== run A ==
// top
module top(
input clk,
input rst,
input  [31:0] b_rdata,
output [31:0] b_wdata,
output [31:0] addr,
output [3:0] we,
output en,
output rstout
    );
Size in the first run: ~330 flip-flops, roughly 100 I/O pins, ~0.024 mm^2 of cells after synthesis.
Settings: LEC_CHECK=0, ABC_AREA=1, CAP_MARGIN=25, CORE_MARGIN=10, CORE_UTILIZATION=17, GPL_ROUTABILITY_DRIVEN=0, MAX_ROUTING_LAYER=met4, PLACE_DENSITY_LB_ADDON=0.17, SLEW_MARGIN=20, TNS_END_PERCENT=80; clock period 7.9 ns.
run.sh (not shown) runs the stock make flow with config.mk's settings and CLKGATE_MAP_FILE=.
Both conditions hold for run A: the flow ran to the end and the final layout passed the timing, DRC and antenna checks.
> inputs changed (run A -> run B)
# run A
export LEC_CHECK = 0
export ABC_AREA = 1
export CAP_MARGIN = 25
export CORE_MARGIN = 10
export CORE_UTILIZATION = 17
export GPL_ROUTABILITY_DRIVEN = 0
export MAX_ROUTING_LAYER = met4
export PLACE_DENSITY_LB_ADDON = 0.17
export SLEW_MARGIN = 20
export TNS_END_PERCENT = 80
create_clock -name core_clock -period 7.9 [get_ports {clk}]
# run B
export LEC_CHECK = 0
export CAP_MARGIN = 20
export CORE_ASPECT_RATIO = 0.62
export CORE_MARGIN = 2
export CORE_UTILIZATION = 17
export MAX_ROUTING_LAYER = met4
export SLEW_MARGIN = 20
create_clock -name core_clock -period 6.0 [get_ports {clk}]
--- outcome ---
When run B is measured against run A, its highest fanout seen on the critical path turns out 14 lower. Compared with run A, in run B total power per unit cell area picked up an extra about 30%; post-layout instance area fell by 0.0019 mm^2; share of the cycle needed by the critical path after routing now sits higher. Non-clock buffer count delta for run B relative to run A: about 20% higher. Total track usage is lower on run B. Looking at run A and run B, the initial cell density of the core is a wash. Via total after detailed routing in run B is about 15% below run A. Against run A, wire length of the first global-routing pass in run B came out better. In run B the slack of the critical path turned out 1.83 ns lower than in run A.
## Diff of input files: run C against run B
# run B
export LEC_CHECK = 0
export CAP_MARGIN = 20
export CORE_ASPECT_RATIO = 0.62
export CORE_MARGIN = 2
export CORE_UTILIZATION = 17
export MAX_ROUTING_LAYER = met4
export SLEW_MARGIN = 20
create_clock -name core_clock -period 6.0 [get_ports {clk}]
# run C
export LEC_CHECK = 0
export CAP_MARGIN = 20
export CORE_MARGIN = 2
export CORE_UTILIZATION = 68
export SLEW_MARGIN = 20
create_clock -name core_clock -period 4.93 [get_ports {clk}]
Notes after the runs:
Although run C finished all stages, its layout failed final checks on negative setup slack.
Clock power: run C worse than run B
Route | run C vs run B | wire shorter in run C
Run B → run C: final standard cell utilization of the core climbed 60 points, worst setup slack after layout dropped 0.67 ns.
Cmp run C vs run B: maximum frequency higher in run C
The cell with the largest stage delay on the worst path comes out sky130_fd_sc_hd__fa_1 in one run and sky130_fd_sc_hd__fa_2 in the other, namely in run B and run C respectively.
In the final reports, the cell area of run C is smaller than that of run B.
Worst vdd rail ir drop ends up lower on run B.
Area growth from synthesis to final layout, run C and run B: higher on run B
When the final numbers for run C and run B were put side by side, the clock skew turned out to be greater in run B.

---

== wip/harbor ==
The RTL this note starts from:
==> flow/design.v <==
module processor(
input   clk,
input   rst,
input   inst_valid,
input   [63:0] p_rdata,
output  reg [31:0] p_wdata,
output  reg done
    );
parameter IDLE = 0;
parameter INST = 1;
parameter ADD  = 2;
parameter SUB  = 3;
parameter MUL  = 4;
parameter TRAN = 5;
parameter DET  = 6;
parameter DONE = 7;
reg [2:0] state,n_state;
reg [4:0] inst;
reg  [6:0] A_0,A_1,A_2,A_3,B_0,B_1,B_2,B_3;
always@(posedge clk or posedge rst) begin
    if(rst) begin
        state <= 0;
    end
    else begin
        state <= n_state;
    end
end
always@(*) begin
    case(state)
    IDLE:begin
        n_state =(inst_valid == 1)? INST : IDLE; 
    end
    INST:begin
        case(inst)
            5'b00001:   n_state = ADD;
            5'b00010:   n_state = SUB;
            5'b00100:   n_state = MUL;
            5'b01000:   n_state = TRAN;
            5'b10000:   n_state = DET;
            default:     n_state = IDLE;
        endcase
    end
    ADD:begin
        n_state = DONE;
    end
    SUB:begin
        n_state = DONE;
    end
    MUL:begin
        n_state = DONE;
    end
    TRAN:begin
        n_state = DONE;
    end
    DET:begin
        n_state = DONE;
    end
    DONE:begin
        n_state = IDLE;
    end
    default:begin
        n_state = IDLE;
    end
    endcase
end
always@(posedge clk) begin
    case(state)
    IDLE:begin
         p_wdata <= 0;
         done    <= 0;
         inst <= (inst_valid == 1)? p_rdata[60:56] : 5'd0;
         A_0  <= (inst_valid == 1)? p_rdata[6:0] : 7'd0;
         A_1  <= (inst_valid == 1)? p_rdata[13:7] : 7'd0;
         A_2  <= (inst_valid == 1)? p_rdata[20:14] : 7'd0;
         A_3  <= (inst_valid == 1)? p_rdata[27:21] : 7'd0;
         B_0  <= (inst_valid == 1)? p_rdata[34:28] : 7'd0;
         B_1  <= (inst_valid == 1)? p_rdata[41:35] : 7'd0;
         B_2  <= (inst_valid == 1)? p_rdata[48:42] : 7'd0;
         B_3  <= (inst_valid == 1)? p_rdata[55:49] : 7'd0;
    end
    INST:begin
    end
    ADD:begin
        p_wdata[6:0]   <= A_0 + B_0;
        p_wdata[13:7]  <= A_1 + B_1;
        p_wdata[20:14] <= A_2 + B_2;
        p_wdata[27:21] <= A_3 + B_3;
        p_wdata[31:28] <= 4'd0;
        done <= 1;
    end
    SUB:begin
        p_wdata[6:0]   <= A_0 - B_0;
        p_wdata[13:7]  <= A_1 - B_1;
        p_wdata[20:14] <= A_2 - B_2;
        p_wdata[27:21] <= A_3 - B_3;
        p_wdata[31:28] <= 4'd0;
        done <= 1;
    end
    MUL:begin
        p_wdata[6:0]     <= (A_0 * B_0) + (A_1 * B_2);
        p_wdata[13:7]    <= (A_0 * B_1) + (A_1 * B_3);
        p_wdata[20:14]   <= (A_2 * B_0) + (A_3 * B_2);
        p_wdata[27:21]   <= (A_2 * B_1) + (A_3 * B_3);
        p_wdata[31:28] <= 4'd0;
        done <= 1;
    end
    TRAN:begin
        p_wdata[6:0]     <= A_0;
        p_wdata[13:7]    <= A_2;
        p_wdata[20:14]   <= A_1;
        p_wdata[27:21]   <= A_3; 
        p_wdata[31:28] <= 4'd0;
        done <= 1;
    end
    DET:begin
        p_wdata[6:0]     <= (A_0 * A_3) - (A_1 * A_2);
        p_wdata[31:6] <= 25'd0;
        done <= 1;
    end
    DONE:begin
        done <= 0;
    end
    default:begin
        p_wdata <= 0;
        done    <= 0;
    end
    endcase
end
endmodule
module controller(
input clk,
input rst,
input done,
input  [31:0] p_wdata,
input  [31:0] b_rdata,
output reg [31:0] b_wdata,
output [63:0] p_rdata,
output reg [31:0] addr,
output reg inst_valid,
output reg [3:0] we,
output reg en
    );
parameter bram_base_addr   = 32'h00000000;  
parameter result_base_addr   =  32'h00000000 ; 
parameter RESET_1     = 0;
parameter RESET_2     = 1;
parameter IDLE      = 2;
parameter R_BEGIN_1 = 3;
parameter R_BEGIN_2 = 4;
parameter READ_1    = 5;
parameter READ_2    = 6;
parameter READ_3    = 7;
parameter READ_4    = 8;
parameter WAIT      = 9;
parameter WRITE_1   = 10;
parameter WRITE_2   = 11;
reg [31:0] data1,data2;
reg start;
reg [3:0]  state,n_state;
reg [31:0] counter_r,counter_w;
reg [31:0] count,count_goal;
assign   p_rdata = {data2,data1};
always@(posedge clk or posedge rst) begin
    if(rst) begin
        state <= RESET_1;
    end
    else begin
        state <= n_state;
    end
end
always@(*) begin
    case(state)
        RESET_1:begin
            n_state = RESET_2;
        end
        RESET_2:begin
            n_state = (count == count_goal)? IDLE : RESET_2;
        end
        IDLE:begin
            n_state = (start)? READ_1 : R_BEGIN_1;
        end
        R_BEGIN_1:begin
             n_state = R_BEGIN_2;
        end
        R_BEGIN_2:begin
             n_state = IDLE;
        end
        READ_1:begin
            n_state = READ_2;
        end
        READ_2:begin
            n_state = READ_3;
        end
        READ_3:begin
            n_state = READ_4;
        end
        READ_4:begin
            n_state = WAIT;
        end
        WAIT:begin
            n_state = (done)? WRITE_1 : WAIT;
        end
        WRITE_1:begin
            n_state = WRITE_2;
        end
        WRITE_2:begin
            n_state = IDLE;
        end 
        default: begin
            n_state = IDLE;
        end 
    endcase
end
always@(posedge clk) begin
    case(state)
        RESET_1:begin
            inst_valid <= 0;
            counter_r    <= 32'd4;
            counter_w    <= 32'd40;
            addr       <= 0;
            we         <= 4'h0;
            en         <= 0;
            start      <= 0;
            data1      <= 0;
            data2      <= 0;
            count      <= 0;
            count_goal <=15; 
            b_wdata    <= 0;
        end 
        RESET_2:begin
            en         <= (count == count_goal)? 1:0;
            count      <= (count == count_goal)? 0 : count +1;
        end
        IDLE:begin
            addr <= (start)? bram_base_addr + counter_r : bram_base_addr;
            we   <= 0;
        end
        R_BEGIN_1:begin
             addr <= addr;
        end
        R_BEGIN_2:begin
              start <= (b_rdata[31] == 1)? 1:0;
        end
        READ_1:begin
            addr <= addr;
            counter_r <= counter_r + 32'd4;
        end
        READ_2:begin
            data1  <= b_rdata;
            addr <= bram_base_addr + counter_r;
        end
        READ_3:begin
            addr <= addr;
            counter_r <= counter_r + 32'd4;
        end
        READ_4:begin
            data2  <= b_rdata;
            counter_r <= counter_r + 32'd4;
        end
        WAIT:begin
            inst_valid <= 1;
            b_wdata    <= (done == 1)? p_wdata : 0;
        end
        WRITE_1:begin
            inst_valid <= 0;
            addr <= result_base_addr + counter_w;
            we   <= 4'hf;
        end
        WRITE_2:begin
            counter_w    <= counter_w + 32'd4;
            we   <= 4'hf;
            start <= 0;
        end 
        default: begin
            inst_valid <= 0;
            counter_r    <= 32'd4;
            counter_w    <= 32'd40;
            addr       <= 0;
            we         <= 4'h0;
            en         <= 0;
            start      <= 0;
            data1      <= 0;
            data2      <= 0;
            count      <= 0;
            count_goal <=15; 
            b_wdata    <= 0;
        end 
    endcase
end
endmodule
`timescale 1ns / 1ps
module top(
input clk,
input rst,
input  [31:0] b_rdata,
output [31:0] b_wdata,
output [31:0] addr,
output [3:0] we,
output en,
output rstout
    );
wire inst_valid;
wire [63:0] p_rdata;
wire [31:0] p_wdata;
wire done;
assign rstout = ~rst;
processor po(
        .clk(clk),
        .rst(rstout),
        .inst_valid(inst_valid),
        .p_rdata(p_rdata),
        .p_wdata(p_wdata),
        .done(done)
    );
controller co(
        .clk(clk),
        .rst(rstout),
        .done(done),
        .p_wdata(p_wdata),
        .b_rdata(b_rdata),
        .b_wdata(b_wdata),   
        .p_rdata(p_rdata),
        .addr(addr),
        .inst_valid(inst_valid),
        .we(we),
        .en(en)
    );
endmodule
==> flow/config.mk <==
export PLATFORM = sky130hd
export DESIGN_NAME = top
export DESIGN_NICKNAME = top
export VERILOG_FILES = /design/flow/design.v
export SDC_FILE = /design/flow/constraint.sdc
export NUM_CORES = 4
export LEC_CHECK = 0
export CAP_MARGIN = 20
export CORE_MARGIN = 2
export CORE_UTILIZATION = 72
export CTS_CLUSTER_DIAMETER = 29
export GPL_ROUTABILITY_DRIVEN = 1
export MAX_ROUTING_LAYER = met4
export SETUP_SLACK_MARGIN = 0.25
export SLEW_MARGIN = 20
==> flow/constraint.sdc <==
create_clock -name core_clock -period 4.57 [get_ports {clk}]
set_input_delay 0.9140 -clock core_clock [delete_from_list [all_inputs] [get_ports {clk}]]
set_output_delay 0.9140 -clock core_clock [all_outputs]
set_load 0.01 [all_outputs]
The layout from wip/harbor, despite a flow that completed every stage, fails the layout checks, with the failing checks listed as setup timing.
The following lists how wip/maple was set up differently from wip/harbor:
# wip/harbor
export LEC_CHECK = 0
export CAP_MARGIN = 20
export CORE_MARGIN = 2
export CORE_UTILIZATION = 72
export CTS_CLUSTER_DIAMETER = 29
export GPL_ROUTABILITY_DRIVEN = 1
export MAX_ROUTING_LAYER = met4
export SETUP_SLACK_MARGIN = 0.25
export SLEW_MARGIN = 20
create_clock -name core_clock -period 4.57 [get_ports {clk}]
# wip/maple
export LEC_CHECK = 0
export CAP_MARGIN = 20
export CORE_MARGIN = 2
export CORE_UTILIZATION = 49
export SLEW_MARGIN = 20
create_clock -name core_clock -period 5.68 [get_ports {clk}]
==> comparison <==
As far as number of enable flip-flop cells goes, wip/maple and wip/harbor are indistinguishable; the numbers are identical.
Where time the worst path needs with I/O delays and setup is concerned, wip/harbor is outperformed by wip/maple.
Critical path required time is lower on wip/harbor
Against wip/harbor, wip/maple reports a power share of the combinational group that is higher.
NOTE: final cell count in wip/maple exceeds that of wip/harbor
In wip/maple relative to wip/harbor, routed wire length had gone down by more than 10%.
Summary — setup slack after placement, wip/maple relative to wip/harbor: higher, by 0.87 ns.
In wip/maple the worst hold margin turned out 0.022 ns lower than in wip/harbor.
wip/maple did not stop at any stage, and its layout met the timing, DRC and antenna checks.
wip/harbor has a higher via density per instance than wip/maple.
Clock network power share (wip/maple over wip/harbor): decrease, 11 points
Going from wip/harbor to wip/maple, number of fill cells in the layout grew by more than 100%.
For wip/garnet, these inputs were changed with respect to wip/maple:
# wip/maple
export LEC_CHECK = 0
export CAP_MARGIN = 20
export CORE_MARGIN = 2
export CORE_UTILIZATION = 49
export SLEW_MARGIN = 20
create_clock -name core_clock -period 5.68 [get_ports {clk}]
# wip/garnet
export LEC_CHECK = 0
export CAP_MARGIN = 20
export CORE_MARGIN = 2
export CORE_UTILIZATION = 72
export CTS_CLUSTER_DIAMETER = 29
export CTS_CLUSTER_SIZE = 35
export SLEW_MARGIN = 20
create_clock -name core_clock -period 4.0 [get_ports {clk}]
==> results <==
- Status | wip/garnet and wip/maple | clean except wip/garnet
- Layout checks on wip/garnet: not met. Flow itself completed; violations: setup timing.
- Relative to wip/maple, total die size decreased by 31% in wip/garnet.
- A endpoint of the most critical setup path of po.p_wdata[20] is what wip/garnet shows, while po.p_wdata[6] belongs to wip/maple.
- Looking at non-clock buffer count, wip/garnet sits about 60% above wip/maple.
- wip/maple → wip/garnet: maximum frequency moved up; total wire length after detailed routing rose by 13 mm.
- Between wip/garnet and wip/maple, it is wip/garnet whose power density relative to cell area is higher, by about 60%.
The following lists how wip/willow was set up differently from wip/garnet:
# wip/garnet
export LEC_CHECK = 0
export CAP_MARGIN = 20
export CORE_MARGIN = 2
export CORE_UTILIZATION = 72
export CTS_CLUSTER_DIAMETER = 29
export CTS_CLUSTER_SIZE = 35
export SLEW_MARGIN = 20
create_clock -name core_clock -period 4.0 [get_ports {clk}]
# wip/willow
export LEC_CHECK = 0
export CAP_MARGIN = 20
export CORE_MARGIN = 2
export CORE_UTILIZATION = 72
export CTS_CLUSTER_DIAMETER = 63
export PLACE_DENSITY_LB_ADDON = 0.24
export SETUP_SLACK_MARGIN = 1.4
export SLEW_MARGIN = 20
create_clock -name core_clock -period 4.75 [get_ports {clk}]
Notes after the runs:
Status for wip/garnet and wip/willow: no clean run. To summarise wip/willow: no stage aborted, but the layout did not pass its checks, failing on setup timing. wip/willow ends up with lower detailed route wirelength on metal3 than wip/garnet does. Taking wip/garnet as the reference, in wip/willow proportion of power drawn by the clock network lost 11 points, wire length of the first global-routing pass shows a reduction of 4.4 mm, number of standard cells in the final layout excluding fillers went down. Reported for wip/garnet and wip/willow, placeable core area turned out identical to the last digit. Against wip/garnet, wip/willow comes in 2.4% lower on routability congestion estimate.

---

old:
Starts from the design.v that is shown in full above.
Settings: LEC_CHECK=0, ABC_AREA=0, CAP_MARGIN=20, CORE_MARGIN=2, CORE_UTILIZATION=61, GPL_ROUTABILITY_DRIVEN=1, MAX_ROUTING_LAYER=met4, SETUP_SLACK_MARGIN=0.55, SLEW_MARGIN=20; clock period 3.11 ns.
old: complete, dirty (setup timing)
#### Input delta (new over old)
- removing ABC_AREA (formerly 0)
- setting PLACE_DENSITY to 0.64 for the first time
- setting CTS_CLUSTER_SIZE to 40 for the first time
- removing SETUP_SLACK_MARGIN (formerly 0.55)
- changing CORE_UTILIZATION from 61 to 72
- changing the clock period (ns, I/O delays scaled along) from 3.11 to 4.57
[summary]
The layout from new, despite a flow that completed every stage, fails the layout checks, with the failing checks listed as setup timing. old has a lower shortest period the worst path allows than new. Sort old and new by number of buffers added by the clock tree synthesis step desc -> top: new. When new is measured against old, its number of cells in the finished layout apart from fillers turns out about 4.3% lower. Of the two values seen for master of the slowest instance on the critical path, edfxtp_1 was produced by new and fa_1 by old. The relative contribution of combinational cells to total power reported for new is smaller than that of old by 0.3 points. A capture point of the critical path of po.p_wdata[13] is what new shows, while po.p_wdata[20] belongs to old. Setup slack in new is larger than in old.
Power and IR drop assume default switching activity.
